==> wip/juniper <==
==> flow/design.v <==
module enc_bundler(
	input wire 						bundling_features,
    input wire [617-1:0]	bits_to_bundle,
    output wire 					thresholded_bit
    );
	localparam integer ENCODING_BIT_THR = 6;
    logic [1:0] tree_add_lvl_0	[0:307];
    wire  [2:0] tree_add_lvl_1	[0:153];
    wire  [3:0] tree_add_lvl_2	[0:76];
    wire  [4:0] tree_add_lvl_3	[0:38];
    wire  [5:0] tree_add_lvl_4	[0:18];
    wire  [6:0] tree_add_lvl_5	[0:9];
    wire  [7:0] tree_add_lvl_6	[0:4];
    wire  [8:0] tree_add_lvl_7	[0:1];
    wire  [9:0] tree_add_lvl_8;
    wire  [9:0] accumulated_sum;
	always_comb begin
			for (int i = 0; i < 308; i++ ) begin
			  tree_add_lvl_0[i] = bits_to_bundle[2*i] + bits_to_bundle[(2*i)+1];
			end
	end
    for (genvar i = 0; i < 154; i++ ) begin
      assign tree_add_lvl_1[i] = tree_add_lvl_0[2*i] + tree_add_lvl_0[(2*i)+1];
    end
    for (genvar i = 0; i < 77; i++ ) begin
      assign tree_add_lvl_2[i] = tree_add_lvl_1[2*i] + tree_add_lvl_1[(2*i)+1];
    end
    for (genvar i = 0; i < 38; i++ ) begin
      assign tree_add_lvl_3[i] = tree_add_lvl_2[2*i] + tree_add_lvl_2[(2*i)+1];
    end
    assign tree_add_lvl_3[38] = tree_add_lvl_2[76] + bits_to_bundle[616];
    for (genvar i = 0; i < 19; i++ ) begin
      assign tree_add_lvl_4[i] = tree_add_lvl_3[2*i] + tree_add_lvl_3[(2*i)+1];
    end
    for (genvar i = 0; i < 9; i++ ) begin
      assign tree_add_lvl_5[i] = tree_add_lvl_4[2*i] + tree_add_lvl_4[(2*i)+1];
    end
    assign tree_add_lvl_5[9] = tree_add_lvl_4[18] + tree_add_lvl_3[38];
    for (genvar i = 0; i < 5; i++ ) begin
      assign tree_add_lvl_6[i] = tree_add_lvl_5[2*i] + tree_add_lvl_5[(2*i)+1];
    end
    for (genvar i = 0; i < 2; i++ ) begin
      assign tree_add_lvl_7[i] = tree_add_lvl_6[2*i] + tree_add_lvl_6[(2*i)+1];
    end
    assign tree_add_lvl_8 = tree_add_lvl_7[0] + tree_add_lvl_7[1];
    assign accumulated_sum = tree_add_lvl_8 + tree_add_lvl_6[4]; 
    assign thresholded_bit = (accumulated_sum > ENCODING_BIT_THR) ? 1'b1 : 1'b0;
endmodule  
module enc_bundler_top(
	input  wire 						clk,
	input  wire 						nrst,
	input  wire 						bundling_features,
	input  wire [617-1:0]	bits_to_bundle,
	output logic 						encoded_bit
	);
	wire thresholded_bit;
	enc_bundler ENC_BUNDLER(
		.bundling_features					(bundling_features),
		.bits_to_bundle						(bits_to_bundle),
		.thresholded_bit					(thresholded_bit)
	);
	always_ff @(posedge clk or negedge nrst) begin
		if (!nrst) begin
			encoded_bit <= 1'b0;
		end
		else if (bundling_features) begin
			encoded_bit <= thresholded_bit;
		end
		else begin
			encoded_bit <= encoded_bit;
		end
	end
endmodule
==> flow/run.sh <==
#!/bin/bash
# the make line also repeats each setting of config.mk as NAME=value (left out here)
make -C /OpenROAD-flow-scripts/flow DESIGN_CONFIG=/design/flow/config.mk WORK_HOME=/design/flow/orfs CLKGATE_MAP_FILE= finish
==> flow/config.mk <==
export PLATFORM = sky130hd
export DESIGN_NAME = enc_bundler_top
export DESIGN_NICKNAME = enc_bundler_top
export VERILOG_FILES = /design/flow/design.v
export SDC_FILE = /design/flow/constraint.sdc
export NUM_CORES = 4
export LEC_CHECK = 0
export CAP_MARGIN = 40
export CELL_PAD_IN_SITES_DETAIL_PLACEMENT = 1
export CELL_PAD_IN_SITES_GLOBAL_PLACEMENT = 3
export CORE_ASPECT_RATIO = 0.54
export CORE_MARGIN = 3
export CORE_UTILIZATION = 18
export CTS_CLUSTER_DIAMETER = 365
export CTS_CLUSTER_SIZE = 60
export GPL_ROUTABILITY_DRIVEN = 1
export GPL_TIMING_DRIVEN = 1
export MAX_ROUTING_LAYER = met4
export MIN_ROUTING_LAYER = met2
export PLACE_DENSITY_LB_ADDON = 0.15
export SETUP_SLACK_MARGIN = 0.3
export SLEW_MARGIN = 30
export TNS_END_PERCENT = 95
==> flow/constraint.sdc <==
create_clock -name core_clock -period 12.9 [get_ports {clk}]
set_input_delay 2.5800 -clock core_clock [delete_from_list [all_inputs] [get_ports {clk}]]
set_output_delay 2.5800 -clock core_clock [all_outputs]
set_load 0.01 [all_outputs]
==> wip/sierra (differences from wip/juniper) <==
==> flow/config.mk (replaced) <==
export PLATFORM = sky130hd
export DESIGN_NAME = enc_bundler_top
export DESIGN_NICKNAME = enc_bundler_top
export VERILOG_FILES = /design/flow/design.v
export SDC_FILE = /design/flow/constraint.sdc
export NUM_CORES = 4
export LEC_CHECK = 0
export CAP_MARGIN = 20
export CELL_PAD_IN_SITES_GLOBAL_PLACEMENT = 1
export CORE_ASPECT_RATIO = 0.54
export CORE_MARGIN = 2
export CORE_UTILIZATION = 57
export CTS_CLUSTER_DIAMETER = 224
export CTS_CLUSTER_SIZE = 80
export GPL_ROUTABILITY_DRIVEN = 0
export GPL_TIMING_DRIVEN = 1
export MAX_ROUTING_LAYER = met5
export PLACE_DENSITY = 0.6
export SETUP_SLACK_MARGIN = 0.3
export SLEW_MARGIN = 25
export TNS_END_PERCENT = 5
==> flow/constraint.sdc (replaced) <==
create_clock -name core_clock -period 6.53 [get_ports {clk}]
set_input_delay 1.3060 -clock core_clock [delete_from_list [all_inputs] [get_ports {clk}]]
set_output_delay 1.3060 -clock core_clock [all_outputs]
set_load 0.01 [all_outputs]
==> wip/willow (differences from wip/juniper) <==
==> flow/config.mk (replaced) <==
export PLATFORM = sky130hd
export DESIGN_NAME = enc_bundler_top
export DESIGN_NICKNAME = enc_bundler_top
export VERILOG_FILES = /design/flow/design.v
export SDC_FILE = /design/flow/constraint.sdc
export NUM_CORES = 4
export LEC_CHECK = 0
export CAP_MARGIN = 20
export CORE_MARGIN = 2
export CORE_UTILIZATION = 27
export CTS_CLUSTER_DIAMETER = 281
export CTS_CLUSTER_SIZE = 90
export MIN_ROUTING_LAYER = met2
export PLACE_DENSITY_LB_ADDON = 0.04
export SETUP_SLACK_MARGIN = -0.88
export SLEW_MARGIN = 20
export TNS_END_PERCENT = 10
==> flow/constraint.sdc (replaced) <==
create_clock -name core_clock -period 12.5 [get_ports {clk}]
set_input_delay 2.5000 -clock core_clock [delete_from_list [all_inputs] [get_ports {clk}]]
set_output_delay 2.5000 -clock core_clock [all_outputs]
set_load 0.01 [all_outputs]
==> wip/raven (differences from wip/juniper) <==
==> flow/config.mk (replaced) <==
export PLATFORM = sky130hd
export DESIGN_NAME = enc_bundler_top
export DESIGN_NICKNAME = enc_bundler_top
export VERILOG_FILES = /design/flow/design.v
export SDC_FILE = /design/flow/constraint.sdc
export NUM_CORES = 4
export LEC_CHECK = 0
export ABC_AREA = 1
export CAP_MARGIN = 20
export CORE_MARGIN = 2
export CORE_UTILIZATION = 72
export CTS_CLUSTER_DIAMETER = 313
export CTS_CLUSTER_SIZE = 15
export SETUP_SLACK_MARGIN = 0.47
export SLEW_MARGIN = 20
==> flow/constraint.sdc (replaced) <==
create_clock -name core_clock -period 5.2 [get_ports {clk}]
set_input_delay 1.0400 -clock core_clock [delete_from_list [all_inputs] [get_ports {clk}]]
set_output_delay 1.0400 -clock core_clock [all_outputs]
set_load 0.01 [all_outputs]
==> impl_metrics.yaml <==
# yosys + openroad results
status:
  outcome.stop_stage: "I/O pin placement (3_2_place_iop)"
  error_message: "[ERROR PPL-0024] Number of IO pins (621) exceeds maximum number of available positions (562). Increase the die perimeter from 629.10um to 844.56um."
  status: "did not finish"
logic_synthesis:
  netlist-cell-type-count: 17
  compound_area_frac: 0.00385
floorplanning:
  die-area_um2: 24700
That was wip/raven.
==> impl_metrics.yaml <==
# synthesis and place-and-route metrics
status:
  status: "no timing/DRC/antenna violations"
floorplanning:
  die-area_um2: 97400
critical_path:
  critical_path.n_buffers_inverters: 10
logic_synthesis:
  netlist-cell-type-count: 34
  compound_area_frac: 0.0105
That was wip/juniper.
==> impl_metrics.yaml <==
# synthesis and place-and-route metrics
logic_synthesis:
  netlist-cell-type-count: 34
  compound_area_frac: 0.0105
status:
  status: "failed layout checks"
  check.faults: "setup timing"
critical_path:
  timing.critical_path.depth: 26
timing:
  final.period_utilization: 1.60
  final_critical_path_setup_slack_ps: -3930
  finalSetupViolCount: 1
That was wip/sierra.
==> impl_metrics.yaml <==
# synthesis and place-and-route metrics
status:
  status: "no timing/DRC/antenna violations"
logic_synthesis:
  compound_area_frac: 0.0105
  netlist-cell-type-count: 34
  synthesis.instances: 1661
critical_path:
  cp_data_arrival_time_ps: 11720
That was wip/willow.
